==> flow/design.v <==
module VGA_Sync_Count #(
    parameter TOTAL_COLS = 800,
    parameter TOTAL_ROWS = 525
) (
    input clk_i,
    input rst_i,
    input Hsync_i,
    input Vsync_i,
    output reg Hsync_o,
    output reg Vsync_o,
    output reg [9:0] col_count_o,
    output reg [9:0] row_count_o
);
    wire frame_start_w;
    always@(posedge clk_i)
    begin
        if (rst_i)
        begin
            Vsync_o <= 1'b0;
            Hsync_o <= 1'b0;
        end
        else
        begin
            Vsync_o <= Vsync_i;
            Hsync_o <= Hsync_i;
        end
    end
    always @(posedge clk_i) 
    begin
        if (rst_i || frame_start_w == 1'b1)
        begin
            col_count_o <= 0;
            row_count_o <= 0;
        end
        else
        begin
            if (col_count_o == TOTAL_COLS - 1)
            begin
                if (row_count_o == TOTAL_ROWS - 1)
                begin
                    row_count_o <= 0;
                end
                else
                begin
                    row_count_o <= row_count_o + 1;
                end
                col_count_o <= 0;
            end
            else
            begin
                col_count_o <= col_count_o + 1;                
            end
        end
    end
    assign frame_start_w = (~Vsync_o & Vsync_i);
endmodule
module VGA_Sync_Pulse #(
    parameter TOTAL_COLS = 800, 
    parameter TOTAL_ROWS = 525, 
    parameter ACTIVE_COLS = 640, 
    parameter ACTIVE_ROWS = 480
) (
    input clk_i,
    input rst_i,
    output Hsync_o,
    output Vsync_o,
    output reg [9:0] col_count_o,
    output reg [9:0] row_count_o
);
    always@(posedge clk_i)
    begin
        if (rst_i)
        begin
            col_count_o <= 0;
            row_count_o <= 0;
        end
        else if (col_count_o == TOTAL_COLS - 1)
        begin
            col_count_o <= 0;
            if (row_count_o == TOTAL_ROWS - 1)
                row_count_o <= 0;
            else
                row_count_o <= row_count_o + 1;
        end
        else
            col_count_o <= col_count_o + 1;
    end
    assign Hsync_o = col_count_o < ACTIVE_COLS - 1 ? 1'b1 : 1'b0;
    assign Vsync_o = row_count_o < ACTIVE_ROWS - 1 ? 1'b1 : 1'b0;
endmodule 
module VGA_Sync_Porch #(
    parameter VIDEO_WIDTH = 3,
    parameter TOTAL_COLS = 3,
    parameter TOTAL_ROWS = 3,
    parameter ACTIVE_COLS = 2,
    parameter ACTIVE_ROWS = 2
) (
    input clk_i,
    input rst_i,
    input Hsync_i,
    input Vsync_i,
    input [VIDEO_WIDTH-1:0] red_video_i,
    input [VIDEO_WIDTH-1:0] grn_video_i,
    input [VIDEO_WIDTH-1:0] blu_video_i,
    output reg Hsync_o,
    output reg Vsync_o,
    output reg [VIDEO_WIDTH-1:0] red_video_o,
    output reg [VIDEO_WIDTH-1:0] grn_video_o,
    output reg [VIDEO_WIDTH-1:0] blu_video_o
);
    parameter FRONT_PORCH_HORIZ = 18;
    parameter BACK_PORCH_HORIZ = 50;
    parameter FRONT_PORCH_VERT = 10;
    parameter BACK_PORCH_VERT = 33;
    wire Hsync_w;
    wire Vsync_w;
    wire [9:0] col_count_w;
    wire [9:0] row_count_w;
    reg [VIDEO_WIDTH-1:0] red_video_r;
    reg [VIDEO_WIDTH-1:0] grn_video_r;
    reg [VIDEO_WIDTH-1:0] blu_video_r;
    VGA_Sync_Count #(.TOTAL_COLS(TOTAL_COLS),
                  .TOTAL_ROWS(TOTAL_ROWS)) VGA_Sync_Count_Inst 
    (
        .clk_i(clk_i),
        .rst_i(rst_i),
        .Hsync_i(Hsync_i),
        .Vsync_i(Vsync_i),
        .Hsync_o(Hsync_w),
        .Vsync_o(Vsync_w),
        .col_count_o(col_count_w),
        .row_count_o(row_count_w)
    );
    always @(posedge clk_i) 
    begin
        if (rst_i)
        begin
            Hsync_o <= 1'b0;
            Vsync_o <= 1'b0;
        end
        else
        begin
        if ((col_count_w < FRONT_PORCH_HORIZ + ACTIVE_COLS) || (col_count_w > TOTAL_COLS - BACK_PORCH_HORIZ - 1))
            Hsync_o <= 1'b1;
        else
            Hsync_o <= Hsync_w;
        if ((row_count_w < FRONT_PORCH_VERT + ACTIVE_ROWS) || (row_count_w > TOTAL_ROWS - BACK_PORCH_VERT - 1))
            Vsync_o <= 1'b1;
        else
            Vsync_o <= Vsync_w;
        end
    end
    always @(posedge clk_i) 
    begin
        if (rst_i)
        begin
            red_video_r <= 0;
            grn_video_r <= 0;
            blu_video_r <= 0;
            red_video_o <= 0;
            grn_video_o <= 0;
            blu_video_o <= 0;
        end
        else
        begin
        red_video_r <= red_video_i;
        grn_video_r <= grn_video_i;
        blu_video_r <= blu_video_i;
        red_video_o <= red_video_r;
        grn_video_o <= grn_video_r;
        blu_video_o <= blu_video_r;
        end
    end
endmodule
module Debounced_Switch #(parameter DEBOUNCE_LIMIT = 250000) (
    input clk_i,
    input rst_i, 
    input sw_i, 
    output sw_o 
);
    reg state_r;
    reg [$clog2(DEBOUNCE_LIMIT)-1:0] count_r;
    always @(posedge clk_i)
    begin
        if (rst_i)
            begin
                count_r <= 0;
                state_r <= 1'b0;
            end
        else if (sw_i != state_r && count_r < DEBOUNCE_LIMIT)
            count_r <= count_r + 1;  
        else if(count_r == DEBOUNCE_LIMIT)
            begin
                count_r <= 0;
                state_r <= sw_i;
            end
        else
            count_r <= 0;
   	end
    assign sw_o = state_r;
endmodule
module UART_RX #(parameter CLKS_PER_BIT = 217) (
    input clk_i,
    input rst_i,
    input rx_serial_i,
    output rx_dv_o,
    output [7:0] rx_byte_o
);
    parameter IDLE = 3'b000;
    parameter RX_START_BIT = 3'b001;
    parameter RX_DATA_BITS = 3'b010;
    parameter RX_STOP_BITS = 3'b011;
    parameter CLEANUP = 3'b100;
    reg [7:0] clk_count_r;
    reg [2:0] bit_index_r;
    reg [7:0] rx_byte_r;
    reg rx_dv_r;
    reg [2:0] state_r;
    always @(posedge clk_i) 
    begin
        if (rst_i)
        begin
            state_r <= IDLE;
            rx_dv_r <= 1'b0;
            clk_count_r <= 0;
            bit_index_r <= 0;
        end
        else
        case (state_r)
            IDLE : 
                begin
                    rx_dv_r <= 1'b0;
                    clk_count_r <= 0;
                    bit_index_r <= 0;
                    if (rx_serial_i == 1'b0)
                        state_r <= RX_START_BIT;
                    else
                        state_r <= IDLE;
                end
            RX_START_BIT :
                begin
                    if (clk_count_r == (CLKS_PER_BIT - 1) / 2)
                    begin
                        if (rx_serial_i == 1'b0)
                        begin
                            clk_count_r <= 0;
                            state_r <= RX_DATA_BITS;
                        end
                        else
                            state_r <= IDLE;
                    end
                    else
                    begin
                        clk_count_r <= clk_count_r + 1;
                        state_r <= RX_START_BIT;
                    end
                end
            RX_DATA_BITS :
                begin
                    if (clk_count_r < CLKS_PER_BIT - 1)
                    begin
                        clk_count_r <= clk_count_r + 1;
                        state_r <= RX_DATA_BITS;
                    end
                    else
                    begin
                        clk_count_r <= 0;
                        rx_byte_r[bit_index_r] <= rx_serial_i;
                        if (bit_index_r < 7)
                        begin
                            bit_index_r <= bit_index_r + 1;
                            state_r <= RX_DATA_BITS;
                        end
                        else
                        begin
                            bit_index_r <= 0;
                            state_r <= RX_STOP_BITS;
                        end
                    end
                end
            RX_STOP_BITS :
                begin
                    if (clk_count_r < CLKS_PER_BIT - 1)
                    begin
                        clk_count_r <= clk_count_r + 1;
                        state_r <= RX_STOP_BITS;
                    end           
                    else
                    begin
                        rx_dv_r <= 1'b1;
                        clk_count_r <= 0;
                        state_r <= CLEANUP;
                    end
                end
            CLEANUP :
                begin
                    state_r <= IDLE;
                    rx_dv_r <= 1'b0;
                end
            default: 
                state_r <= IDLE;
        endcase
    end
    assign rx_dv_o = rx_dv_r;
    assign rx_byte_o = rx_byte_r;
endmodule
module Pong_Paddle_Ctl #(
    parameter PLAYER_PADDLE_X = 0,
    parameter PADDLE_HEIGHT = 6,
    parameter GAME_HEIGHT = 30 
) (
        input clk_i,
        input rst_i,
        input [5:0] col_count_div_i,
        input [5:0] row_count_div_i,
        input Paddle_Up_i,
        input Paddle_Down_i,
        output reg Draw_Paddle_o,
        output reg [5:0] Paddle_Y_o 
);
    parameter PADDLE_SPEED = 1250000;  
    reg [31:0] Paddle_Count_r;
    wire Paddle_Count_en;
    assign Paddle_Count_en = Paddle_Up_i ^ Paddle_Down_i;
    always @(posedge clk_i) 
    begin
        if (rst_i)
        begin
            Paddle_Count_r <= 0;
            Paddle_Y_o <= (GAME_HEIGHT - PADDLE_HEIGHT) / 2;
        end
        else
        begin
        if (Paddle_Count_en == 1'b1)
        begin
            if (Paddle_Count_r == PADDLE_SPEED)
                Paddle_Count_r <= 0;
            else
                Paddle_Count_r <= Paddle_Count_r + 1;
        end
        if (Paddle_Up_i == 1'b1 && Paddle_Count_r == PADDLE_SPEED && Paddle_Y_o !== 0)
            Paddle_Y_o <= Paddle_Y_o - 1;
        else if (Paddle_Down_i == 1'b1 && Paddle_Count_r == PADDLE_SPEED && Paddle_Y_o !== GAME_HEIGHT - PADDLE_HEIGHT - 1)
            Paddle_Y_o <= Paddle_Y_o + 1;
        end
    end
    always @(posedge clk_i) 
    begin
        if (rst_i)
            Draw_Paddle_o <= 1'b0;
        else if (col_count_div_i == PLAYER_PADDLE_X && row_count_div_i >= Paddle_Y_o && row_count_div_i <= Paddle_Y_o + PADDLE_HEIGHT)
            Draw_Paddle_o <= 1'b1;
        else
            Draw_Paddle_o <= 1'b0;
    end
endmodule
module Pong_Ball_Ctl #(
    parameter GAME_WIDTH = 40,
    parameter GAME_HEIGHT = 30 
) (
    input clk_i,
    input rst_i,
    input Game_Active_i,
    input [5:0] col_count_div_i,
    input [5:0] row_count_div_i,
    output reg Draw_Ball_o,
    output reg [5:0] Ball_X_o,
    output reg [5:0] Ball_Y_o 
);
    parameter BALL_SPEED = 1250000;
    reg [5:0] Ball_X_prev_r;
    reg [5:0] Ball_Y_prev_r;
    reg [31:0] Ball_Count_r;
    always @(posedge clk_i) 
    begin
        if (rst_i)
        begin
            Ball_X_o <= GAME_WIDTH / 2;
            Ball_Y_o <= GAME_HEIGHT / 2;
            Ball_X_prev_r <= (GAME_WIDTH / 2) + 1;
            Ball_Y_prev_r <= (GAME_HEIGHT / 2) + 1;
            Ball_Count_r <= 0;
        end
        else if (Game_Active_i == 1'b0)
        begin
            Ball_X_o <= GAME_WIDTH / 2;
            Ball_Y_o <= GAME_HEIGHT / 2;
            Ball_X_prev_r <= (GAME_WIDTH / 2) + 1;
            Ball_Y_prev_r <= (GAME_HEIGHT / 2) + 1;
        end
        else
        begin
            if (Ball_Count_r < BALL_SPEED)
                Ball_Count_r <= Ball_Count_r + 1;
            else
            begin
                Ball_Count_r <= 0;
                Ball_X_prev_r <= Ball_X_o;
                Ball_Y_prev_r <= Ball_Y_o;
                if ((Ball_X_prev_r < Ball_X_o && Ball_X_o == GAME_WIDTH-1) || (Ball_X_prev_r > Ball_X_o && Ball_X_o != 0))
                    Ball_X_o <= Ball_X_o - 1;  
                else 
                    Ball_X_o <= Ball_X_o + 1;  
                if ((Ball_Y_prev_r < Ball_Y_o && Ball_Y_o == GAME_HEIGHT-1) || (Ball_Y_prev_r > Ball_Y_o && Ball_Y_o != 0))
                    Ball_Y_o <= Ball_Y_o - 1;  
                else 
                    Ball_Y_o <= Ball_Y_o + 1;  
            end
        end
    end
    always @(posedge clk_i) 
    begin
        if (rst_i)
            Draw_Ball_o <= 1'b0;
        else if (col_count_div_i == Ball_X_o && row_count_div_i == Ball_Y_o)
            Draw_Ball_o <= 1'b1;
        else
            Draw_Ball_o <= 1'b0;
    end
endmodule
module Pong_Top #(
    parameter TOTAL_COLS = 800, 
    parameter TOTAL_ROWS = 525, 
    parameter ACTIVE_COLS = 640, 
    parameter ACTIVE_ROWS = 480
) (
    input clk_i,
    input rst_i,
    input Hsync_i,
    input Vsync_i,
    input Game_Start_i, 
    input Paddle_Up_P1_i,
    input Paddle_Down_P1_i,
    input Paddle_Up_P2_i,
    input Paddle_Down_P2_i,
    output reg Hsync_o,
    output reg Vsync_o,
    output [2:0] Red_Video_o,
    output [2:0] Grn_Video_o,
    output [2:0] Blu_Video_o
);
    parameter GAME_WIDTH = 40;
    parameter GAME_HEIGHT = 30;
    parameter SCORE_LIMIT = 9;
    parameter PADDLE_HEIGHT = 6;
    parameter PADDLE_COL_P1 = 0;
    parameter PADDLE_COL_P2 = GAME_WIDTH - 1;  
    parameter IDLE = 3'b000;
    parameter RUNNING = 3'b001;
    parameter P1_Wins = 3'b010;
    parameter P2_Wins = 3'b011;
    parameter CLEANUP = 3'b100;
    reg [2:0] state_r;
    wire Hsync_w, Vsync_w;
    wire [9:0] col_count_w, row_count_w;
    wire Draw_Paddle_P1_w, Draw_Paddle_P2_w; 
    wire [5:0] Paddle_Y_P1_w, Paddle_Y_P2_w;
    wire Draw_Ball_w, Draw_Any_w;
    wire [5:0] Ball_X_w, Ball_Y_w;
    reg [3:0] P1_Score_r;
    reg [3:0] P2_Score_r;
    wire [5:0] col_count_div_w, row_count_div_w;
    VGA_Sync_Count #(.TOTAL_COLS(TOTAL_COLS),
                  .TOTAL_ROWS(TOTAL_ROWS)) VGA_Sync_Count_Inst 
    (
        .clk_i(clk_i),
        .rst_i(rst_i),
        .Hsync_i(Hsync_i),
        .Vsync_i(Vsync_i),
        .Hsync_o(Hsync_w),
        .Vsync_o(Vsync_w),
        .col_count_o(col_count_w),
        .row_count_o(row_count_w)
    );
    always @(posedge clk_i) 
    begin
        if (rst_i)
        begin
            Hsync_o <= 1'b0;
            Vsync_o <= 1'b0;
        end
        else
        begin
            Hsync_o <= Hsync_w;
            Vsync_o <= Vsync_w;
        end
    end
    assign col_count_div_w = col_count_w[9:4];
    assign row_count_div_w = row_count_w[9:4];
    Pong_Paddle_Ctl #(
        .PLAYER_PADDLE_X(PADDLE_COL_P1),
        .GAME_HEIGHT(GAME_HEIGHT)
    ) P1_Inst (
        .clk_i(clk_i),
        .rst_i(rst_i),
        .col_count_div_i(col_count_div_w),
        .row_count_div_i(row_count_div_w),
        .Paddle_Up_i(Paddle_Up_P1_i),
        .Paddle_Down_i(Paddle_Down_P1_i),
        .Draw_Paddle_o(Draw_Paddle_P1_w),
        .Paddle_Y_o(Paddle_Y_P1_w) 
    );
    Pong_Paddle_Ctl #(
        .PLAYER_PADDLE_X(PADDLE_COL_P2),
        .GAME_HEIGHT(GAME_HEIGHT)
        ) P2_Inst (
        .clk_i(clk_i),
        .rst_i(rst_i),
        .col_count_div_i(col_count_div_w),
        .row_count_div_i(row_count_div_w),
        .Paddle_Up_i(Paddle_Up_P2_i),
        .Paddle_Down_i(Paddle_Down_P2_i),
        .Draw_Paddle_o(Draw_Paddle_P2_w),
        .Paddle_Y_o(Paddle_Y_P2_w) 
    );
    wire Game_Active_w;
    Pong_Ball_Ctl Ball_Inst (
        .clk_i(clk_i),
        .rst_i(rst_i),
        .Game_Active_i(Game_Active_w),
        .col_count_div_i(col_count_div_w),
        .row_count_div_i(row_count_div_w),
        .Draw_Ball_o(Draw_Ball_w),
        .Ball_X_o(Ball_X_w),
        .Ball_Y_o(Ball_Y_w) 
    );
    always @(posedge clk_i) 
    begin
        if (rst_i)
        begin
            state_r <= IDLE;
            P1_Score_r <= 0;
            P2_Score_r <= 0;
        end
        else
        case (state_r)
            IDLE : 
            begin
                if (Game_Start_i == 1'b1)
                    state_r <= RUNNING;
            end
            RUNNING : 
            begin
                if (Ball_X_w == 0 && (Ball_Y_w < Paddle_Y_P1_w || Ball_Y_w > Paddle_Y_P1_w + PADDLE_HEIGHT))
                    state_r <= P2_Wins;
                else if (Ball_X_w == GAME_WIDTH-1 && (Ball_Y_w < Paddle_Y_P2_w || Ball_Y_w > Paddle_Y_P2_w + PADDLE_HEIGHT))
                    state_r <= P1_Wins;
            end
            P1_Wins : 
            begin
                if (P1_Score_r == SCORE_LIMIT - 1)
                    P1_Score_r <= 0;
                else
                begin
                    P1_Score_r <= P1_Score_r + 1;
                    state_r <= CLEANUP;
                end
            end
            P2_Wins : 
            begin
                if (P2_Score_r == SCORE_LIMIT - 1)
                    P2_Score_r <= 0;
                else
                begin
                    P2_Score_r <= P2_Score_r + 1;
                    state_r <= CLEANUP;
                end
            end
            CLEANUP :
                state_r <= IDLE;
        endcase
    end
    assign Game_Active_w = (state_r == RUNNING) ? 1'b1 : 1'b0;
    assign Draw_Any_w = Draw_Ball_w | Draw_Paddle_P1_w | Draw_Paddle_P2_w;
    assign Red_Video_o = Draw_Any_w ? 4'b1111 : 4'b0000;
    assign Grn_Video_o = Draw_Any_w ? 4'b1111 : 4'b0000;
    assign Blu_Video_o = Draw_Any_w ? 4'b1111 : 4'b0000;
endmodule
module Classic_Pong_Top (
    input clk_i,
    input rst_i,
    input UART_RX_i,
    input sw1_i,
    input sw2_i,
    input sw3_i,
    input sw4_i,
    output VGA_Hsync_o,
    output VGA_Vsync_o,
    output VGA_Red_0_o,
    output VGA_Red_1_o,
    output VGA_Red_2_o,
    output VGA_Grn_0_o,
    output VGA_Grn_1_o,
    output VGA_Grn_2_o,
    output VGA_Blu_0_o,
    output VGA_Blu_1_o,
    output VGA_Blu_2_o
);
    parameter CLKS_PER_BIT = 217;
    parameter VIDEO_WIDTH = 3;  
    parameter TOTAL_COLS = 800;
    parameter TOTAL_ROWS = 525;
    parameter ACTIVE_COLS = 640;
    parameter ACTIVE_ROWS = 480;
    wire [VIDEO_WIDTH-1:0] Red_Video_Pong_w, Red_Video_Porch_w;
    wire [VIDEO_WIDTH-1:0] Grn_Video_Pong_w, Grn_Video_Porch_w;
    wire [VIDEO_WIDTH-1:0] Blu_Video_Pong_w, Blu_Video_Porch_w;
    wire rx_dv_w;
    UART_RX #(.CLKS_PER_BIT(CLKS_PER_BIT)) UART_RX_Inst
    (
        .clk_i(clk_i),
        .rst_i(rst_i),
        .rx_serial_i(UART_RX_i),
        .rx_dv_o(rx_dv_w),
        .rx_byte_o()
    );
    wire Hsync_w, Vsync_w;
    VGA_Sync_Pulse #( 
        .TOTAL_COLS(TOTAL_COLS),
        .TOTAL_ROWS(TOTAL_ROWS),
        .ACTIVE_COLS(ACTIVE_COLS),
        .ACTIVE_ROWS(ACTIVE_ROWS) 
    ) VGA_Sync_Inst (
        .clk_i(clk_i),
        .rst_i(rst_i),
        .Hsync_o(Hsync_w),
        .Vsync_o(Vsync_w),
        .col_count_o(),
        .row_count_o()
    );
    wire sw1_w, sw2_w, sw3_w, sw4_w;
    Debounced_Switch sw_1 (
        .clk_i(clk_i),
        .rst_i(rst_i),
        .sw_i(sw1_i),
        .sw_o(sw1_w)
    );
    Debounced_Switch sw_2 (
        .clk_i(clk_i),
        .rst_i(rst_i),
        .sw_i(sw2_i),
        .sw_o(sw2_w)
    );
    Debounced_Switch sw_3 (
        .clk_i(clk_i),
        .rst_i(rst_i),
        .sw_i(sw3_i),
        .sw_o(sw3_w)
    );
    Debounced_Switch sw_4 (
        .clk_i(clk_i),
        .rst_i(rst_i),
        .sw_i(sw4_i),
        .sw_o(sw4_w)
    );
    wire Hsync_Pong_w, Vsync_Pong_w;
    Pong_Top #( 
        .TOTAL_COLS(TOTAL_COLS),
        .TOTAL_ROWS(TOTAL_ROWS),
        .ACTIVE_COLS(ACTIVE_COLS),
        .ACTIVE_ROWS(ACTIVE_ROWS) ) 
    Pong_Top_Inst (
        .clk_i(clk_i),
        .rst_i(rst_i),
        .Hsync_i(Hsync_w),
        .Vsync_i(Vsync_w),
        .Game_Start_i(rx_dv_w),
        .Paddle_Up_P1_i(sw1_w),
        .Paddle_Down_P1_i(sw2_w),
        .Paddle_Up_P2_i(sw3_w),
        .Paddle_Down_P2_i(sw4_w),
        .Hsync_o(Hsync_Pong_w),
        .Vsync_o(Vsync_Pong_w),
        .Red_Video_o(Red_Video_Pong_w),
        .Grn_Video_o(Grn_Video_Pong_w),
        .Blu_Video_o(Blu_Video_Pong_w)
    );
    wire Hsync_porch_w, Vsync_porch_w;
    VGA_Sync_Porch #(
        .VIDEO_WIDTH(VIDEO_WIDTH),   
        .TOTAL_COLS(TOTAL_COLS),
        .TOTAL_ROWS(TOTAL_ROWS),
        .ACTIVE_COLS(ACTIVE_COLS),
        .ACTIVE_ROWS(ACTIVE_ROWS)
    ) VGA_Sync_Porch_Inst (
        .clk_i(clk_i),
        .rst_i(rst_i),
        .Hsync_i(Hsync_Pong_w),
        .Vsync_i(Vsync_Pong_w),
        .red_video_i(Red_Video_Pong_w),
        .grn_video_i(Grn_Video_Pong_w),
        .blu_video_i(Blu_Video_Pong_w),
        .Hsync_o(Hsync_porch_w),
        .Vsync_o(Vsync_porch_w),
        .red_video_o(Red_Video_Porch_w),
        .grn_video_o(Grn_Video_Porch_w),
        .blu_video_o(Blu_Video_Porch_w)
    );
    assign VGA_Hsync_o = Hsync_porch_w;
    assign VGA_Vsync_o = Vsync_porch_w;
    assign { VGA_Red_2_o, VGA_Red_1_o, VGA_Red_0_o } = Red_Video_Porch_w; 
    assign { VGA_Grn_2_o, VGA_Grn_1_o, VGA_Grn_0_o } = Grn_Video_Porch_w; 
    assign { VGA_Blu_2_o, VGA_Blu_1_o, VGA_Blu_0_o } = Blu_Video_Porch_w; 
endmodule
==> flow/run.sh <==
#!/bin/bash
# the make line also repeats each setting of config.mk as NAME=value (left out here)
make -C /OpenROAD-flow-scripts/flow DESIGN_CONFIG=/design/flow/config.mk WORK_HOME=/design/flow/orfs CLKGATE_MAP_FILE= finish
==> flow/config.mk <==
export PLATFORM = sky130hd
export DESIGN_NAME = Classic_Pong_Top
export DESIGN_NICKNAME = Classic_Pong_Top
export VERILOG_FILES = /design/flow/design.v
export SDC_FILE = /design/flow/constraint.sdc
export NUM_CORES = 4
export LEC_CHECK = 0
export CAP_MARGIN = 20
export CORE_MARGIN = 2
export CORE_UTILIZATION = 72
export PLACE_DENSITY_LB_ADDON = 0.01
export SETUP_SLACK_MARGIN = 1.56
export SLEW_MARGIN = 20
==> flow/constraint.sdc <==
create_clock -name core_clock -period 5.31 [get_ports {clk_i}]
set_input_delay 1.0620 -clock core_clock [delete_from_list [all_inputs] [get_ports {clk_i}]]
set_output_delay 1.0620 -clock core_clock [all_outputs]
set_load 0.01 [all_outputs]
==> out/summary.txt, run 1 <==
TritonCTS Buffers: 34
I/O pin count: 18
max-cap violation count: 0
Multiplexer share: 1.46%
Post-Synthesis Cells: 1856
clock-net power: 0.00249 W
met2 wire length: 15.9 mm
1st-iter DRT viols: 991
clock tree from TritonCTS: yes
M1 WL: 14.9 mm
Starting Density: 73.4%
hold_sp: Pong_Top_Inst.state_r[1]
setup TNS: 0 ps
Synth async-reset ratio: 0%
Tightest Pin Transition: 1040 ps
syn avg cell area: 8.63 um2
Psw: 0.00102 W
Synth Area in XOR/XNOR: 12.9%
post-DP HPWL: 21.4 mm
Die Area: 23500 um2
Flop pwr share: 47.8%
Hold Fails Final Rpt: 0
WL final: 32.5 mm
crit path from: Pong_Top_Inst.Ball_Inst.Ball_X_o[2]
Critical Path End: Pong_Top_Inst.Ball_Inst.Ball_X_o[5]
r2r endpoint: Pong_Top_Inst.Ball_Inst.Ball_X_o[5]
combinational power share: 1.7%
most frequent cells after synthesis: nor2_1, dfxtp_1, xor2_1, nand2_1, ha_1
Post-synth EDFFs: 0
post-route cell area: 17500 um2
Synth Net Count: 1968
via count: 12900
CTS Hold Buffers Added: 0
critical path depth: 13
met3 WL post-DR: 1.18 mm
Compound Share, Synth: 9.33%
#FFs+latches synth: 311
Synth area leaders: dfxtp_1, ha_1, xor2_1, nor2_1, xnor2_1
Rows: 54
final worst setup slack: 1770 ps
R2R cell count: 13
Synth top cell by count: nor2_1
Max VDD drop: 0.287 mV
fill count: 1511
slowest library cell on the worst path: dfxtp_1
vias per std cell: 5.96
first-pass GRT wire length: 55.8 mm
Top Consumer: the clock network
Placement Cell Area: 16300 um2
status: timing/DRC/antenna clean
final setup vio count: 0
sequential power: 0.00236 W
Clk pwr share: 50.5%
# Cells Yosys: 1856
drt wl/cell: 15.1 um
Residual DRC: 0
Main logic family: simple AND/OR/NAND/NOR gates
chip area estimate from yosys synthesis: 16000 um2
min Tclk post-route: 3540 ps
Commonest flop: dfxtp_1
count of tool warnings: 44
Ys Warns: 9
leakage dissipation: 6.63 nW
PwrDens: 281 nW/um2
Place WS: 1800 ps
CTS sink count: 311
P_comb: 0.0000846 W
Slew Limit Headroom: 30.7%
worst-case clock buffer depth: 3
Reg clk slew, reported paths: 60 ps
Slew Viols, Final: 0
Worst EP arrival: 3990 ps
reg-to-reg slack, setup: 1770 ps
die height: 153 um
Max Clock Skew: 7.19 ps
Core Region: 21800 um2
GRT Overall Usage: 27.3%
hold path cells: 2
Max Fclk: 282 MHz
switch share: 20.6%
kind of critical path: reg -> reg
CP peak stage delay: 480 ps
HP Class: reg -> reg
synthesized cell area: 16000 um2
Yosys cell types: 67
CP top delay family: AND-OR/OR-AND gates
clk latency late pin: 510 ps
hold path endpoint: Pong_Top_Inst.state_r[0]
Worst Path Required: 5760 ps
DR pass1 iterations: 5
GRT overflow: 0
leading area contributor after synthesis: dfxtp_1
Max-area cell share: 38.9%
WP buf/inv: 1
internal power: 0.00392 W
H-tree Lvls: 2
initial antenna violation count: 0
Final Cycle Share: 66.7%
Simple Share, Synth: 25.7%
sequential area share after synthesis: 38.9%
pin count of the biggest net entering global routing: 36
CP endpoint kind: flip-flop
top sig layer: met4
adder-cell area share of the yosys netlist: 8.45%
Port Buffers: 17
vias in the first global route: 12200
fin nets: 1969
Area Overhead vs Synth: 9.49%
cells along the critical path: inv_1, ha_1, a21o_1, a221oi_1, a311o_1, nand3_1, ha_1, a211oi_1, o21bai_1, a21o_1, o21bai_1, mux2i_1, mux2i_1
worst r2r src: Pong_Top_Inst.Ball_Inst.Ball_X_o[2]
unrepaired setup endpoints after global routing: no
diodes inserted: 0
crit path max fanout: 6
critical path startpoint category: flip-flop
RD Place Congestion: 0.882
DRT antenna net count: 0
clock root buffer: clkbuf_16
Die X: 153 um
per-stage QoR:
stage	hold WS, ps	utilization, %	cells	power [W]
2_1_floorplan	393	-	1856	0.00247
3_3_place_gp	399	74.8	2101	0.00249
3_5_place_dp	407	74.8	2101	0.00249
4_1_cts	420	80.3	2160	0.00496
5_1_grt	451	80.4	2160	0.00506
6_report	417	80.4	2160	0.00493
cell type report:
cell class,instances,area [um2],share of cell area [%]
repair buffers,21,195,1.11
well taps,280,350,2.00
multi-input cells,1413,9290,52.9
clock inverters,11,166,0.949
inverters,76,285,1.63
flip-flops and latches,311,6230,35.5
clock buffers,48,1030,5.86
per-layer routing:
layer | GRT usage (%) | vias up
li1 | - | 6456
met1 | 35.7 | 6105
met2 | 47.8 | 254
met3 | 3.43 | 56
met4 | 7.32 | 0
met5 | 0 | -
what timing repair did:
| action | 4_1_cts | 5_1_grt |
|---|---|---|
| setup endpoints to repair | 0 | 1 |
| endpoints found under the hold margin | 0 | 0 |
| setup buffers | 0 | 0 |
| gates resized | 0 | 3 |
==> inputs of run 2 (changes only) <==
- CTS_CLUSTER_SIZE: default -> 10
- PLACE_DENSITY: default -> 0.6
- PLACE_DENSITY_LB_ADDON: 0.01 -> default
- SETUP_SLACK_MARGIN: 1.56 -> 1.48
==> run 2 against run 1 <==
Effect of this change: non-clock buffer count rose by 3; clock-buffer cell count fell by 2; core utilization fell by 0.57 points; die size did not move; worst setup slack improved by 56 ps; cell count fell by 0.42%; design area fell by 0.71%; highest routed layer unchanged.
==> out/summary.txt, run 2 <==
WL final: 31.9 mm
Rows: 54
RD Place Congestion: 0.884
top sig layer: met4
first-pass GRT wire length: 55.2 mm
#FFs+latches synth: 311
M1 WL: 14.8 mm
clk latency late pin: 510 ps
Synth Net Count: 1968
crit path max fanout: 14
I/O pin count: 18
Critical Path End: Pong_Top_Inst.Ball_Inst.Ball_Y_o[5]
Area Overhead vs Synth: 8.72%
synthesized cell area: 16000 um2
post-CTS setup buffer count: 0
hold path endpoint: Pong_Top_Inst.state_r[0]
Synth area leaders: dfxtp_1, ha_1, xor2_1, nor2_1, xnor2_1
Simple Share, Synth: 25.7%
Flop pwr share: 50.6%
Place WS: 1850 ps
post_cts resized: 0
GRT overflow: 0
Worst Path Required: 5750 ps
CTS sink count: 311
hold_sp: Pong_Top_Inst.state_r[1]
slowest library cell on the worst path: dfxtp_1
Tightest Pin Transition: 1030 ps
fill count: 1526
leading area contributor after synthesis: dfxtp_1
most frequent cells after synthesis: nor2_1, dfxtp_1, xor2_1, nand2_1, ha_1
max-cap violation count: 0
Multiplexer share: 1.46%
initial antenna violation count: 0
leakage dissipation: 6.58 nW
min Tclk post-route: 3480 ps
CP top delay family: AND-OR/OR-AND gates
worst-case clock buffer depth: 3
die height: 153 um
syn avg cell area: 8.63 um2
Synth Area in XOR/XNOR: 12.9%
R2R cell count: 13
H-tree Lvls: 2
count of tool warnings: 46
internal power: 0.00371 W
TritonCTS Buffers: 37
Final Cycle Share: 65.6%
WP buf/inv: 1
critical path depth: 13
Max-area cell share: 38.9%
Clk pwr share: 47.5%
Main logic family: simple AND/OR/NAND/NOR gates
Commonest flop: dfxtp_1
met3 WL post-DR: 1.10 mm
post-DP HPWL: 21.6 mm
Synth async-reset ratio: 0%
diodes inserted: 0
DR pass1 iterations: 7
Psw: 0.000955 W
Max VDD drop: 0.249 mV
clock root buffer: clkbuf_16
Yosys cell types: 67
Die X: 153 um
PwrDens: 268 nW/um2
sequential power: 0.00236 W
GRT Overall Usage: 27.0%
hold path cells: 2
Slew Viols, Final: 0
met2 wire length: 15.3 mm
setup TNS: 0 ps
Hold Fails Final Rpt: 0
P_comb: 0.0000876 W
r2r endpoint: Pong_Top_Inst.Ball_Inst.Ball_Y_o[5]
CP peak stage delay: 630 ps
kind of critical path: reg -> reg
DRT antenna net count: 0
Final Total Pwr: 0.00466 W
Core Region: 21800 um2
reg-to-reg slack, setup: 1830 ps
Residual DRC: 0
via count: 12800
Max Clock Skew: 12.9 ps
fin cells: 2151
adder-cell area share of the yosys netlist: 8.45%
chip area estimate from yosys synthesis: 16000 um2
Worst EP arrival: 3920 ps
unrepaired setup endpoints after global routing: no
drt wl/cell: 14.8 um
Slew Limit Headroom: 31.5%
Max Fclk: 287 MHz
CP endpoint kind: flip-flop
vias per std cell: 5.97
worst r2r src: Pong_Top_Inst.Ball_Inst.Ball_Y_o[4]
clock tree from TritonCTS: yes
Reg clk slew, reported paths: 50 ps
final setup vio count: 0
clock-net power: 0.00221 W
Synth top cell by count: nor2_1
CTS Hold Buffers Added: 0
Post-Synthesis Cells: 1856
Post-synth EDFFs: 0
combinational power share: 1.9%
final worst setup slack: 1830 ps
Top Consumer: sequential cells
HP Class: reg -> reg
# Cells Yosys: 1856
status: timing/DRC/antenna clean
Ys Warns: 9
critical path startpoint category: flip-flop
Die Area: 23500 um2
Starting Density: 73.4%
Port Buffers: 17
pin count of the biggest net entering global routing: 35
switch share: 20.5%
Compound Share, Synth: 9.33%
sequential area share after synthesis: 38.9%
Placed Cells: 2103
fin nets: 1975
1st-iter DRT viols: 867
cells along the critical path: inv_1, ha_1, and4_1, o21a_1, o31a_1, or2_2, ha_1, a211oi_1, o21bai_1, a21oi_1, o21ai_0, a21oi_1, mux2i_1
crit path from: Pong_Top_Inst.Ball_Inst.Ball_Y_o[4]
vias in the first global route: 12300
==> run 2: final cells by class <==
class                   count  area [um2]  area share [%]
inverters                  76         285            1.64
repair buffers             24         245            1.41
clock inverters             1        8.76          0.0503
clock buffers              46        1020            5.87
flip-flops and latches    311        6230            35.7
multi-input cells        1413        9280            53.3
well taps                 280         350            2.01
==> run 2: through the flow <==
| stage | cell area (um2) | utilization [%] | hold slack (ps) |
|---|---|---|---|
| final | 17400 | 79.8 | 423 |
| after global routing | 17400 | 79.8 | 455 |
| after CTS | 17400 | 79.7 | 426 |
| after detailed placement | 16400 | 75.0 | 411 |
| after global placement | 16300 | 74.8 | 405 |
| after floorplan | 16000 | - | 393 |
==> run 2: metal layers <==
layer	global-route usage, %	vias to the layer above
met1	35.3	6080
met2	47.0	222
met3	3.49	58
met4	7.50	0
met5	0	-
li1	-	6475
==> inputs of run 3 (changes only) <==
- ABC_AREA: default -> 1
- CAP_MARGIN: 20 -> 15
- CELL_PAD_IN_SITES_GLOBAL_PLACEMENT: default -> 0
- CTS_CLUSTER_DIAMETER: default -> 380
- CTS_CLUSTER_SIZE: 10 -> 15
- GPL_ROUTABILITY_DRIVEN: default -> 0
- HOLD_SLACK_MARGIN: default -> 0.29
- MIN_ROUTING_LAYER: default -> met1
- PLACE_DENSITY: 0.6 -> default
- PLACE_DENSITY_LB_ADDON: default -> 0.02
- SETUP_SLACK_MARGIN: 1.48 -> 1.54
- TNS_END_PERCENT: default -> 70
==> run 3 against run 2 <==
Effect of this change: critical endpoint unchanged; clock skew about the same; clock power down 24%; design area grew 8.3%; sequential share of layout area is 2.7 points lower; first-iteration DRC count rose by 72%; combinational power grew 8.1%; die size rose by 11%; sequential cell count did not move; via count is 29% higher; clock-buffer cell count fell by 22; hold slack lost 15 ps.
==> out/summary.txt, run 3 <==
status: timing/DRC/antenna clean
clock root buffer: clkbuf_16
Rows: 57
unrepaired setup endpoints after global routing: no
DR pass1 iterations: 6
Commonest flop: dfxtp_1
Synth top cell by count: nand2_1
adder-cell area share of the yosys netlist: 7.52%
Compound Share, Synth: 10.6%
vias in the first global route: 15600
CP peak stage delay: 560 ps
CTS Hold Buffers Added: 0
post-DP HPWL: 28.8 mm
Worst Path Required: 5740 ps
Synth Area in XOR/XNOR: 3.97%
Placed Cells: 2842
critical path startpoint category: flip-flop
drt wl/cell: 13.8 um
GRT Overall Usage: 30.2%
Die Area: 26100 um2
Reg clk slew, reported paths: 70 ps
Slew Limit Headroom: 49.2%
Simple Share, Synth: 34.1%
min Tclk post-route: 3070 ps
initial antenna violation count: 0
# Cells Yosys: 2550
Top Consumer: sequential cells
Max VDD drop: 0.226 mV
Max-area cell share: 34.8%
met3 WL post-DR: 2.30 mm
clock tree from TritonCTS: yes
clock-net power: 0.00168 W
GRT overflow: 0
sequential power: 0.00235 W
cells along the critical path: inv_1, ha_1, nand2_1, nor2_1, nand3_1, nand2_1, inv_1, nand2_1, nand2_1, ha_1, a21oi_1, o21ai_0, nor2_1, inv_1, nand2_1, nand3_1, nand2_1, a21oi_1
Ys Warns: 9
Post-synth EDFFs: 0
Critical Path End: Pong_Top_Inst.Ball_Inst.Ball_Y_o[5]
DRT antenna net count: 0
Die X: 162 um
kind of critical path: reg -> reg
most frequent cells after synthesis: nand2_1, inv_1, nor2_1, dfxtp_1, nand3_1
met2 wire length: 18.9 mm
chip area estimate from yosys synthesis: 17900 um2
Yosys cell types: 63
#FFs+latches synth: 311
internal power: 0.00322 W
hold path cells: 2
Synth async-reset ratio: 0%
Tightest Pin Transition: 760 ps
synthesized cell area: 17900 um2
Psw: 0.000900 W
I/O pin count: 18
Starting Density: 73.5%
combinational power share: 2.3%
clk latency late pin: 540 ps
CP top delay family: simple AND/OR/NAND/NOR gates
Port Buffers: 17
Clk pwr share: 40.6%
fin cells: 2868
leakage dissipation: 7.36 nW
crit path from: Pong_Top_Inst.Ball_Inst.Ball_Y_o[4]
P_comb: 0.0000947 W
via count: 16500
Residual DRC: 0
first-pass GRT wire length: 68.3 mm
H-tree Lvls: 1
CTS sink count: 311
top sig layer: met4
critical path depth: 18
pin count of the biggest net entering global routing: 57
post-CTS setup buffer count: 0
Area Overhead vs Synth: 5.44%
M1 WL: 17.4 mm
Most Frequent Cell on Critical Path: nand2_1
worst-case clock buffer depth: 3
Final Cycle Share: 57.8%
Post-Synthesis Cells: 2550
TritonCTS Buffers: 24
count of tool warnings: 44
Worst EP arrival: 3500 ps
PwrDens: 219 nW/um2
Synth Net Count: 2662
diodes inserted: 0
max-cap violation count: 0
Max Fclk: 326 MHz
HP Class: reg -> reg
Layout Utilization: 77.5%
post_cts resized: 0
Synth area leaders: dfxtp_1, nand2_1, ha_1, inv_1, nor2_1
1st-iter DRT viols: 1495
worst r2r src: Pong_Top_Inst.Ball_Inst.Ball_Y_o[4]
vias per std cell: 5.76
switch share: 21.8%
setup TNS: 0 ps
leading area contributor after synthesis: dfxtp_1
slowest library cell on the worst path: dfxtp_1
CP endpoint kind: flip-flop
r2r endpoint: Pong_Top_Inst.Ball_Inst.Ball_Y_o[5]
reg-to-reg slack, setup: 2240 ps
Flop pwr share: 57.1%
crit path max fanout: 10
R2R cell count: 18
fin nets: 2656
hold path endpoint: VGA_Sync_Porch_Inst.VGA_Sync_Count_Inst.Hsync_o
Hold Fails Final Rpt: 0
Core Region: 24300 um2
sequential area share after synthesis: 34.8%
Max Clock Skew: 13.3 ps
Main logic family: simple AND/OR/NAND/NOR gates
die height: 162 um
WP buf/inv: 3
WL final: 39.5 mm
Multiplexer share: 0%
final setup vio count: 0
hold_sp: Pong_Top_Inst.Hsync_o
syn avg cell area: 7.01 um2
Slew Viols, Final: 0
==> run 3: cell type report <==
| class | instances | area (um2) |
|---|---|---|
| well taps | 324 | 405 |
| fillers | 1883 | 5470 |
| inverters | 355 | 1330 |
| repair buffers | 21 | 195 |
| clock inverters | 2 | 46.3 |
| multi-input cells | 1831 | 10000 |
| clock buffers | 24 | 601 |
| flip-flops and latches | 311 | 6230 |
==> run 3: stage by stage <==
stage	worst slack, ps	total power (W)	hold WS [ps]	instance area, um2
final	2240	0.00412	408	18900
after global routing	1950	0.00425	428	18900
after global placement	2310	0.00250	389	18200
after detailed placement	2280	0.00250	401	18200
after CTS	2280	0.00414	410	18900
after floorplan	2780	0.00247	388	17900
==> run 3: layer usage <==
metal  vias up  global-route usage (%)
met5         -                       0
met3        88                    3.52
met4         0                    9.33
met2       503                    53.7
li1       8341                       -
met1      7574                    38.4
==> inputs of run 4 (changes only) <==
- CAP_MARGIN: 15 -> 20
- CELL_PAD_IN_SITES_GLOBAL_PLACEMENT: 0 -> default
- CORE_ASPECT_RATIO: default -> 1.34
- CTS_CLUSTER_DIAMETER: 380 -> default
- CTS_CLUSTER_SIZE: 15 -> 10
- GPL_ROUTABILITY_DRIVEN: 0 -> default
- GPL_TIMING_DRIVEN: default -> 0
- HOLD_SLACK_MARGIN: 0.29 -> default
- MIN_ROUTING_LAYER: met1 -> default
- PLACE_DENSITY: default -> 0.43
- PLACE_DENSITY_LB_ADDON: 0.02 -> default
- SETUP_SLACK_MARGIN: 1.54 -> -0.44
- TNS_END_PERCENT: 70 -> default
==> run 4 against run 3 <==
Effect of this change: core utilization grew 2.2 points; sequential cell count is the same; design area grew 3.0%; total power grew 13%; critical endpoint unchanged; largest cell class unchanged.
==> out/summary.txt, run 4 <==
status: timing/DRC/antenna clean
diodes inserted: 0
via count: 17000
GRT Overall Usage: 32.5%
Core Region: 24400 um2
Port Buffers: 17
Tightest Pin Transition: 769 ps
sequential area share after synthesis: 34.8%
Commonest flop: dfxtp_1
HP Class: reg -> reg
synthesized cell area: 17900 um2
post-CTS setup buffer count: 0
Main logic family: simple AND/OR/NAND/NOR gates
clock root buffer: clkbuf_16
adder-cell area share of the yosys netlist: 7.52%
Slew Limit Headroom: 48.5%
#FFs+latches synth: 311
worst-case clock buffer depth: 3
H-tree Lvls: 2
Critical Path End: Pong_Top_Inst.Ball_Inst.Ball_Y_o[5]
fin nets: 2718
Residual DRC: 0
Slew Viols, Final: 0
drt wl/cell: 14.8 um
met1 Use GR: 37.1%
DRT antenna net count: 0
clock tree from TritonCTS: yes
hold path cells: 2
Synth Area in XOR/XNOR: 3.97%
cells along the critical path: inv_1, ha_1, nand2_1, inv_1, o21bai_1, nand3_1, nand2_1, nand2_1, ha_1, a21oi_1, o21ai_0, nor2_1, inv_1, nand2_1, nand4_1, a21oi_1
P_comb: 0.000110 W
Ys Warns: 9
CP peak stage delay: 620 ps
r2r endpoint: Pong_Top_Inst.Ball_Inst.Ball_Y_o[5]
CTS Hold Buffers Added: 0
# Cells Yosys: 2550
max-cap violation count: 0
min Tclk post-route: 3200 ps
clock-net power: 0.00220 W
switch share: 22.0%
Synth area leaders: dfxtp_1, nand2_1, ha_1, inv_1, nor2_1
Starting Density: 73.4%
R2R cell count: 16
clk latency late pin: 530 ps
initial antenna violation count: 0
most frequent cells after synthesis: nand2_1, inv_1, nor2_1, dfxtp_1, nand3_1
reg-to-reg slack, setup: 2110 ps
syn avg cell area: 7.01 um2
Hold Fails Final Rpt: 0
Top Consumer: sequential cells
GRT overflow: 0
Multiplexer share: 0%
CP top delay family: adder cells
hold path endpoint: VGA_Sync_Porch_Inst.VGA_Sync_Count_Inst.Hsync_o
Die Area: 26100 um2
Max Clock Skew: 17.0 ps
kind of critical path: reg -> reg
Max VDD drop: 0.282 mV
Layout Utilization: 79.7%
Synth top cell by count: nand2_1
PwrDens: 240 nW/um2
Simple Share, Synth: 34.1%
Top Usage Layer GRT: met2
post-DP HPWL: 31.6 mm
TritonCTS Buffers: 37
unrepaired setup endpoints after global routing: no
critical path depth: 16
Worst EP arrival: 3660 ps
Max-area cell share: 34.8%
Psw: 0.00103 W
first-pass GRT wire length: 72.8 mm
Compound Share, Synth: 10.6%
CP endpoint kind: flip-flop
slowest library cell on the worst path: dfxtp_1
RD Place Congestion: 0.941
crit path from: Pong_Top_Inst.Ball_Inst.Ball_Y_o[3]
Final Cycle Share: 60.3%
critical path startpoint category: flip-flop
Clk pwr share: 47.1%
Max Fclk: 312 MHz
Flop pwr share: 50.5%
worst r2r src: Pong_Top_Inst.Ball_Inst.Ball_Y_o[3]
WL final: 43.1 mm
Reg clk slew, reported paths: 60 ps
hold_sp: Pong_Top_Inst.Hsync_o
Rows: 66
count of tool warnings: 46
final setup vio count: 0
internal power: 0.00364 W
Most Frequent Cell on Critical Path: nand2_1
pin count of the biggest net entering global routing: 11
met3 usage: 3.70%
Synth async-reset ratio: 0%
I/O pin count: 18
Die X: 140 um
Post-Synthesis Cells: 2550
Area Overhead vs Synth: 8.65%
sequential power: 0.00236 W
post_cts resized: 0
vias in the first global route: 16700
GR Layer Usage met2: 61.1%
Worst Path Required: 5770 ps
1st-iter DRT viols: 1255
die height: 186 um
Synth Net Count: 2662
leading area contributor after synthesis: dfxtp_1
vias per std cell: 5.82
crit path max fanout: 9
Yosys cell types: 63
fill count: 1797
setup TNS: 0 ps
WP buf/inv: 3
Post-synth EDFFs: 0
chip area estimate from yosys synthesis: 17900 um2
leakage dissipation: 7.69 nW
DR pass1 iterations: 20
CTS sink count: 311
combinational power share: 2.4%
## run 4: final cells by class
| class | count | area [um2] | share of cell area, % |
|---|---|---|---|
| Buffer | 53 | 274 | 1.41 |
| Inverter | 355 | 1330 | 6.86 |
| Clock buffer | 39 | 943 | 4.86 |
| Sequential cell | 311 | 6230 | 32.0 |
| Multi-Input combinational cell | 1831 | 10000 | 51.7 |
| Tap cell | 306 | 383 | 1.97 |
| Clock inverter | 4 | 50.0 | 0.258 |
| Timing Repair Buffer | 17 | 170 | 0.876 |
## run 4: routing by layer
metal / vias to the layer above / share of wire (%)
met2: 538 / 51
met5: - / 0
met3: 135 / 5.2
li1: 8469 / -
met1: 7830 / 40
met4: 0 / 3.4
## run 4: stage by stage
step	power (W)	setup slack (ps)	std cells	instance area (um2)	hold slack (ps)
after floorplan	0.00247	2780	2550	17900	388
after global placement	0.00251	1870	2873	18400	395
after detailed placement	0.00252	1850	2873	18400	398
after CTS	0.00468	2250	2916	19400	410
after global routing	0.00479	1930	2916	19400	438
final	0.00467	2110	2916	19400	406
==> inputs of run 5 (changes only) <==
- ABC_AREA: 1 -> default
- CAP_MARGIN: 20 -> 40
- CORE_ASPECT_RATIO: 1.34 -> default
- CORE_UTILIZATION: 72 -> 40
- CTS_CLUSTER_SIZE: 10 -> 77
- MIN_ROUTING_LAYER: default -> met2
- PLACE_DENSITY: 0.43 -> default
- SETUP_SLACK_MARGIN: -0.44 -> default
- TNS_END_PERCENT: default -> 5
- clock period: 5.31 -> 40.0 ns (I/O delays scaled with it)
==> run 5 against run 4 <==
Effect of this change: still clean on timing, DRC and antenna; global-route usage decreased by 7.7 points; synthesized area decreased by 10%; synthesized cell count decreased by 27%; cell count decreased by 16%; sequential cell count unchanged; worst setup slack improved by 28000 ps; first-iteration DRC count increased by 63%; critical path type is now in -> reg; critical endpoint is now Pong_Top_Inst.P2_Score_r[3]; highest routed layer is now met5.
==> out/summary.txt, run 5 <==
CTS sink count: 311
slowest library cell on the worst path: buf_1
crit path from: rst_i
Yosys cell types: 67
worst r2r src: Pong_Top_Inst.Ball_Inst.Ball_Y_o[4]
#FFs+latches synth: 311
count of tool warnings: 44
via count: 17800
CP peak stage delay: 700 ps
min Tclk post-route: 10220 ps
internal power: 0.000509 W
Reg clk slew, reported paths: 60 ps
GRT overflow: 0
Final Cycle Share: 25.6%
critical path depth: 5
Post-Synthesis Cells: 1856
clk latency late pin: 540 ps
critical path startpoint category: input pin
Synth Net Count: 1968
clock-net power: 0.000324 W
adder-cell area share of the yosys netlist: 8.45%
setup TNS: 0 ps
Synth top cell by count: nor2_1
vias in the first global route: 18400
post-CTS setup buffer count: 0
Synth Area in XOR/XNOR: 12.9%
WL final: 34.1 mm
combinational power share: 2.0%
status: timing/DRC/antenna clean
Slew Viols, Final: 0
Tightest Pin Transition: 838 ps
die height: 204 um
Hold Fails Final Rpt: 0
DRT antenna net count: 0
WP buf/inv: 4
clock root buffer: clkbuf_16
fin nets: 2024
cells along the critical path: clkdlybuf4s50_1, clkbuf_1, buf_1, buf_1, nor2_1
drt wl/cell: 13.8 um
post-DP HPWL: 23.6 mm
I/O pin count: 18
1st-iter DRT viols: 2040
Critical Path End: Pong_Top_Inst.P2_Score_r[3]
TritonCTS Buffers: 36
DR pass1 iterations: 7
CP endpoint kind: flip-flop
sequential area share after synthesis: 38.9%
Rows: 73
Ys Warns: 9
Max Clock Skew: 28.2 ps
first-pass GRT wire length: 57.8 mm
Clk pwr share: 49.8%
Starting Density: 40.4%
Commonest flop: dfxtp_1
unrepaired setup endpoints after global routing: no
CTS Hold Buffers Added: 0
Compound Share, Synth: 9.33%
Area Overhead vs Synth: 12.5%
sequential power: 0.000313 W
switch share: 21.8%
worst-case clock buffer depth: 3
Port Buffers: 17
Worst Path Required: 40380 ps
R2R cell count: 14
chip area estimate from yosys synthesis: 16000 um2
Main logic family: simple AND/OR/NAND/NOR gates
Synth async-reset ratio: 0%
Layout Utilization: 45.5%
P_comb: 0.0000129 W
synthesized cell area: 16000 um2
Core Region: 39600 um2
Max-area cell share: 38.9%
Synth area leaders: dfxtp_1, ha_1, xor2_1, nor2_1, xnor2_1
Post-synth EDFFs: 0
r2r endpoint: Pong_Top_Inst.Ball_Inst.Ball_Y_o[5]
clock tree from TritonCTS: yes
reg-to-reg slack, setup: 36030 ps
hold_sp: Pong_Top_Inst.state_r[1]
pin count of the biggest net entering global routing: 14
hold path endpoint: Pong_Top_Inst.state_r[0]
Flop pwr share: 48.2%
Slew Limit Headroom: 44.1%
initial antenna violation count: 0
H-tree Lvls: 2
Most Frequent Cell on Critical Path: buf_1
CP top delay family: buffers and inverters
Top Consumer: the clock network
GRT Overall Usage: 24.8%
Multiplexer share: 1.46%
PwrDens: 36.1 nW/um2
diodes inserted: 0
Die Area: 41700 um2
fill count: 3897
# Cells Yosys: 1856
hold path cells: 2
RD Place Congestion: 0.820
Max Fclk: 97.8 MHz
HP Class: reg -> reg
Worst EP arrival: 10600 ps
leakage dissipation: 6.72 nW
Psw: 0.000141 W
final setup vio count: 0
max-cap violation count: 0
leading area contributor after synthesis: dfxtp_1
Simple Share, Synth: 25.7%
post_cts resized: 0
Max VDD drop: 0.0258 mV
syn avg cell area: 8.63 um2
most frequent cells after synthesis: nor2_1, dfxtp_1, xor2_1, nand2_1, ha_1
Residual DRC: 0
crit path max fanout: 10
vias per std cell: 7.23
kind of critical path: in -> reg
Die X: 204 um
==> run 5: layout make-up <==
type | count | area, um2 | share of cell area (%)
flip-flops and latches | 311 | 6230 | 34.5
clock inverters | 8 | 72.6 | 0.403
multi-input cells | 1413 | 9260 | 51.4
repair buffers | 18 | 185 | 1.03
plain buffers | 56 | 244 | 1.35
clock buffers | 56 | 1090 | 6.03
inverters | 76 | 285 | 1.58
well taps | 525 | 657 | 3.65
==> run 5: metrics by stage <==
| stage | worst slack, ps | power (W) | hold slack (ps) | instance area (um2) | cells |
|---|---|---|---|---|---|
| 4_1_cts | 29910 | 0.000656 | 438 | 18000 | 2463 |
| 3_3_place_gp | 29360 | 0.000332 | 402 | 16800 | 2398 |
| 2_1_floorplan | 30940 | 0.000327 | 393 | 16000 | 1856 |
| 3_5_place_dp | 29360 | 0.000333 | 420 | 16900 | 2399 |
| 6_report | 29780 | 0.000650 | 437 | 18000 | 2463 |
| 5_1_grt | 29630 | 0.000674 | 467 | 18000 | 2463 |
==> run 5: routing by layer <==
metal  up-vias  wire, um  track usage, %
met5         -        99            4.29
met1      6527         0               -
met3       302     13700            32.9
met2      4465     18500            30.1
li1       6516         -               -
met4         4      1840            4.55
==> inputs of run 6 (changes only) <==
- CAP_MARGIN: 40 -> 20
- CORE_UTILIZATION: 40 -> 72
- CTS_CLUSTER_SIZE: 77 -> default
- GPL_TIMING_DRIVEN: 0 -> default
- MIN_ROUTING_LAYER: met2 -> default
- PLACE_DENSITY: default -> 0.6
- TNS_END_PERCENT: 5 -> default
- clock period: 40.0 -> 10.8 ns (I/O delays scaled with it)
==> run 6 against run 5 <==
Effect of this change: still clean; synthesized cell count stayed put; total power went up to 3.7 times the previous value; first-iteration DRC count is 58% lower; highest routed layer is now met4.
==> out/summary.txt, run 6 <==
diodes inserted: 0
TritonCTS Buffers: 34
Port Buffers: 17
GRT Overall Usage: 27.0%
R2R cell count: 13
pin count of the biggest net entering global routing: 45
# Cells Yosys: 1856
kind of critical path: in -> reg
Die X: 153 um
Simple Share, Synth: 25.7%
Residual DRC: 0
Layout Utilization: 80.3%
Tightest Pin Transition: 1040 ps
sequential area share after synthesis: 38.9%
Compound Share, Synth: 9.33%
Max VDD drop: 0.180 mV
Ys Warns: 9
CP peak stage delay: 830 ps
r2r endpoint: Pong_Top_Inst.Ball_Inst.Ball_Y_o[5]
met1 Use GR: 34.1%
CTS Hold Buffers Added: 0
WL final: 32.1 mm
crit path from: rst_i
Final Total Pwr: 0.00242 W
Max-area cell share: 38.9%
1st-iter DRT viols: 854
hold path endpoint: VGA_Sync_Porch_Inst.VGA_Sync_Count_Inst.Hsync_o
Post-synth EDFFs: 0
Psw: 0.000486 W
via count: 12800
fill count: 1482
Post-Synthesis Cells: 1856
DR pass1 iterations: 5
Reg clk slew, reported paths: 60 ps
Yosys cell types: 67
Rows: 54
#FFs+latches synth: 311
cells along the critical path: buf_2, buf_4, inv_1, nand2_1, nor2_1
Multiplexer share: 1.46%
hold path cells: 1
Starting Density: 73.4%
Area Overhead vs Synth: 9.34%
combinational power share: 1.7%
I/O pin count: 18
count of tool warnings: 46
Main logic family: simple AND/OR/NAND/NOR gates
slowest library cell on the worst path: nand2_1
min Tclk post-route: 4080 ps
switch share: 20.1%
synthesized cell area: 16000 um2
fin nets: 1968
worst r2r src: Pong_Top_Inst.Ball_Inst.Ball_Y_o[4]
clock tree from TritonCTS: yes
chip area estimate from yosys synthesis: 16000 um2
most frequent cells after synthesis: nor2_1, dfxtp_1, xor2_1, nand2_1, ha_1
DRT antenna net count: 0
Commonest flop: dfxtp_1
drt wl/cell: 14.9 um
Slew Limit Headroom: 30.5%
CP top delay family: buffers and inverters
post_cts resized: 0
Worst Path Required: 11140 ps
Top Usage Layer GRT: met2
Core Region: 21800 um2
Place WS: 6230 ps
CTS sink count: 311
Hold Fails Final Rpt: 0
sequential power: 0.00116 W
Max Fclk: 245 MHz
Final Cycle Share: 37.8%
first-pass GRT wire length: 55.4 mm
vias per std cell: 5.93
P_comb: 0.0000408 W
final setup vio count: 0
internal power: 0.00194 W
Flop pwr share: 47.9%
clk latency late pin: 520 ps
hold_sp: Pong_Top_Inst.Hsync_o
WP buf/inv: 3
setup TNS: 0 ps
Synth Net Count: 1968
clock-net power: 0.00122 W
Placement Cell Area: 16300 um2
crit path max fanout: 44
H-tree Lvls: 2
worst-case clock buffer depth: 3
post-route cell area: 17500 um2
die height: 153 um
Synth top cell by count: nor2_1
vias in the first global route: 12500
Clk pwr share: 50.5%
PwrDens: 138 nW/um2
leading area contributor after synthesis: dfxtp_1
reg-to-reg slack, setup: 7200 ps
Worst EP arrival: 4420 ps
leakage dissipation: 6.62 nW
GR Layer Usage met2: 47.2%
post-CTS setup buffer count: 0
met3 usage: 3.69%
Synth async-reset ratio: 0%
status: timing/DRC/antenna clean
unrepaired setup endpoints after global routing: no
max-cap violation count: 0
adder-cell area share of the yosys netlist: 8.45%
post-DP HPWL: 21.6 mm
Max Clock Skew: 20.2 ps
Synth Area in XOR/XNOR: 12.9%
GRT overflow: 0
CP endpoint kind: flip-flop
Multi-input gate area: 9290 um2
Critical Path End: Pong_Top_Inst.P2_Inst.Paddle_Count_r[31]
RD Place Congestion: 0.848
HP Class: reg -> reg
Flop area: 6230 um2
initial antenna violation count: 0
Die Area: 23500 um2
final worst setup slack: 6720 ps
clock root buffer: clkbuf_16
Slew Viols, Final: 0
Synth area leaders: dfxtp_1, ha_1, xor2_1, nor2_1, xnor2_1
syn avg cell area: 8.63 um2
Top Consumer: the clock network
critical path depth: 5
critical path startpoint category: input pin
## run 6: final cells by class
type	count	share of cell area [%]
sequential	311	35.5
clock inverter	10	1.18
inverter	76	1.63
tap	280	2.00
multi-input combinational	1413	53.0
clock buffer	48	5.56
timing repair buffer	20	1.07
## run 6: through the flow
step                cells  hold WS, ps
finish               2158          436
detailed placement   2100          428
global route         2158          470
CTS                  2158          440
global placement     2100          421
floorplan            1856          393
## run 6: per-layer routing
| metal | vias to the layer above | part of all wire, % |
|---|---|---|
| met3 | 67 | 3.5 |
| met4 | 0 | 2.4 |
| li1 | 6455 | - |
| met1 | 6052 | 45 |
| met2 | 223 | 49 |
| met5 | - | 0 |
==> inputs of run 7 (changes only) <==
- CAP_MARGIN: 20 -> 15
- CTS_CLUSTER_DIAMETER: default -> 363
- CTS_CLUSTER_SIZE: default -> 25
- HOLD_SLACK_MARGIN: default -> 0.29
- PLACE_DENSITY: 0.6 -> default
- PLACE_DENSITY_LB_ADDON: default -> 0.0
- SETUP_SLACK_MARGIN: default -> 1.8
- SLEW_MARGIN: 20 -> 5
- TNS_END_PERCENT: default -> 10
- clock period: 10.8 -> 14.7 ns (I/O delays scaled with it)
==> run 7 against run 6 <==
Effect of this change: total power fell by 44%; non-clock buffer count rose by 4; register-to-register slack improved by 3800 ps; first-iteration DRC count fell by 12%; design area fell by 4.1%; combinational power fell by 25%; largest power group is now sequential cells.
==> out/summary.txt, run 7 <==
status: timing/DRC/antenna clean
combinational power share: 2.3%
worst-case clock buffer depth: 3
DRT antenna net count: 0
met3 usage: 2.27%
CTS Hold Buffers Added: 0
final setup vio count: 0
Top Consumer: sequential cells
Post-Synthesis Cells: 1856
Die Area: 23500 um2
internal power: 0.00107 W
Yosys cell types: 67
HP Class: reg -> reg
Rows: 54
Area Overhead vs Synth: 4.84%
vias in the first global route: 11900
Simple Share, Synth: 25.7%
Synth async-reset ratio: 0%
H-tree Lvls: 1
critical path startpoint category: input pin
met1 Use GR: 35.3%
GR Layer Usage met2: 45.5%
CP endpoint kind: flip-flop
Top Usage Layer GRT: met2
chip area estimate from yosys synthesis: 16000 um2
Max Fclk: 208 MHz
Max VDD drop: 0.110 mV
drt wl/cell: 14.6 um
Max Clock Skew: 20.1 ps
Tightest Pin Transition: 1040 ps
Die X: 153 um
# Cells Yosys: 1856
kind of critical path: in -> reg
leakage dissipation: 6.28 nW
Reg clk slew, reported paths: 100 ps
reg-to-reg slack, setup: 11020 ps
adder-cell area share of the yosys netlist: 8.45%
post-CTS setup buffer count: 0
post-DP HPWL: 21.5 mm
Ys Warns: 9
Slew Viols, Final: 0
I/O pin count: 18
cells along the critical path: buf_2, buf_4, inv_1, nand2_1, nor2_1
critical path depth: 5
crit path from: rst_i
most frequent cells after synthesis: nor2_1, dfxtp_1, xor2_1, nand2_1, ha_1
syn avg cell area: 8.63 um2
post_cts resized: 0
Commonest flop: dfxtp_1
diodes inserted: 0
WP buf/inv: 3
Compound Share, Synth: 9.33%
GRT overflow: 0
Synth top cell by count: nor2_1
Psw: 0.000292 W
clock-net power: 0.000477 W
Max-area cell share: 38.9%
Synth area leaders: dfxtp_1, ha_1, xor2_1, nor2_1, xnor2_1
clock tree from TritonCTS: yes
hold_sp: Pong_Top_Inst.state_r[1]
setup TNS: 0 ps
hold path cells: 2
initial antenna violation count: 0
Clk pwr share: 35.1%
switch share: 21.5%
sequential area share after synthesis: 38.9%
Worst Path Required: 15050 ps
count of tool warnings: 44
sequential power: 0.000851 W
Worst EP arrival: 5150 ps
Main logic family: simple AND/OR/NAND/NOR gates
Synth Area in XOR/XNOR: 12.9%
Hold Fails Final Rpt: 0
unrepaired setup endpoints after global routing: no
WL final: 31.0 mm
synthesized cell area: 16000 um2
Slew Limit Headroom: 30.5%
Critical Path End: Pong_Top_Inst.P2_Inst.Paddle_Count_r[31]
R2R cell count: 13
worst r2r src: Pong_Top_Inst.Ball_Inst.Ball_Y_o[4]
Synth Net Count: 1968
min Tclk post-route: 4800 ps
Core Region: 21800 um2
Multiplexer share: 1.46%
first-pass GRT wire length: 53.9 mm
clock root buffer: clkbuf_16
pin count of the biggest net entering global routing: 47
final worst setup slack: 9900 ps
hold path endpoint: Pong_Top_Inst.state_r[0]
DR pass1 iterations: 5
CTS sink count: 311
#FFs+latches synth: 311
max-cap violation count: 0
Place WS: 9400 ps
via count: 12500
fin nets: 1954
crit path max fanout: 46
die height: 153 um
CP peak stage delay: 830 ps
Residual DRC: 0
1st-iter DRT viols: 752
Post-synth EDFFs: 0
P_comb: 0.0000306 W
clk latency late pin: 510 ps
Starting Density: 73.4%
slowest library cell on the worst path: nand2_1
Final Cycle Share: 32.6%
leading area contributor after synthesis: dfxtp_1
RD Place Congestion: 0.919
r2r endpoint: Pong_Top_Inst.Ball_Inst.Ball_Y_o[5]
Port Buffers: 17
PwrDens: 80.9 nW/um2
CP top delay family: buffers and inverters
vias per std cell: 5.90
TritonCTS Buffers: 16
GRT Overall Usage: 26.0%
Flop pwr share: 62.6%
-- run 7: layout make-up --
type	count	area, um2
flip-flops and latches	311	6230
well taps	280	350
repair buffers	24	221
clock inverters	1	16.3
fillers	1639	5030
multi-input cells	1413	9270
inverters	76	285
clock buffers	17	425
-- run 7: metrics by stage --
step           hold WS (ps)  cells  total power, W  cell area [um2]  util [%]
3_5_place_dp            414   2099        0.000900            16300      74.7
4_1_cts                 446   2117         0.00137            16800      76.8
2_1_floorplan           393   1856        0.000891            16000         -
6_report                439   2122         0.00136            16800      77.0
3_3_place_gp            419   2099        0.000899            16300      74.7
5_1_grt                 460   2122         0.00140            16800      77.0
-- run 7: metal layers --
| metal | up-vias | part of all wire, % |
|---|---|---|
| li1 | 6415 | - |
| met1 | 5906 | 47 |
| met2 | 156 | 48 |
| met3 | 39 | 2.6 |
| met4 | 0 | 1.8 |
| met5 | - | 0 |
Power figures rest on the tool's default switching activity, not on a simulated workload.
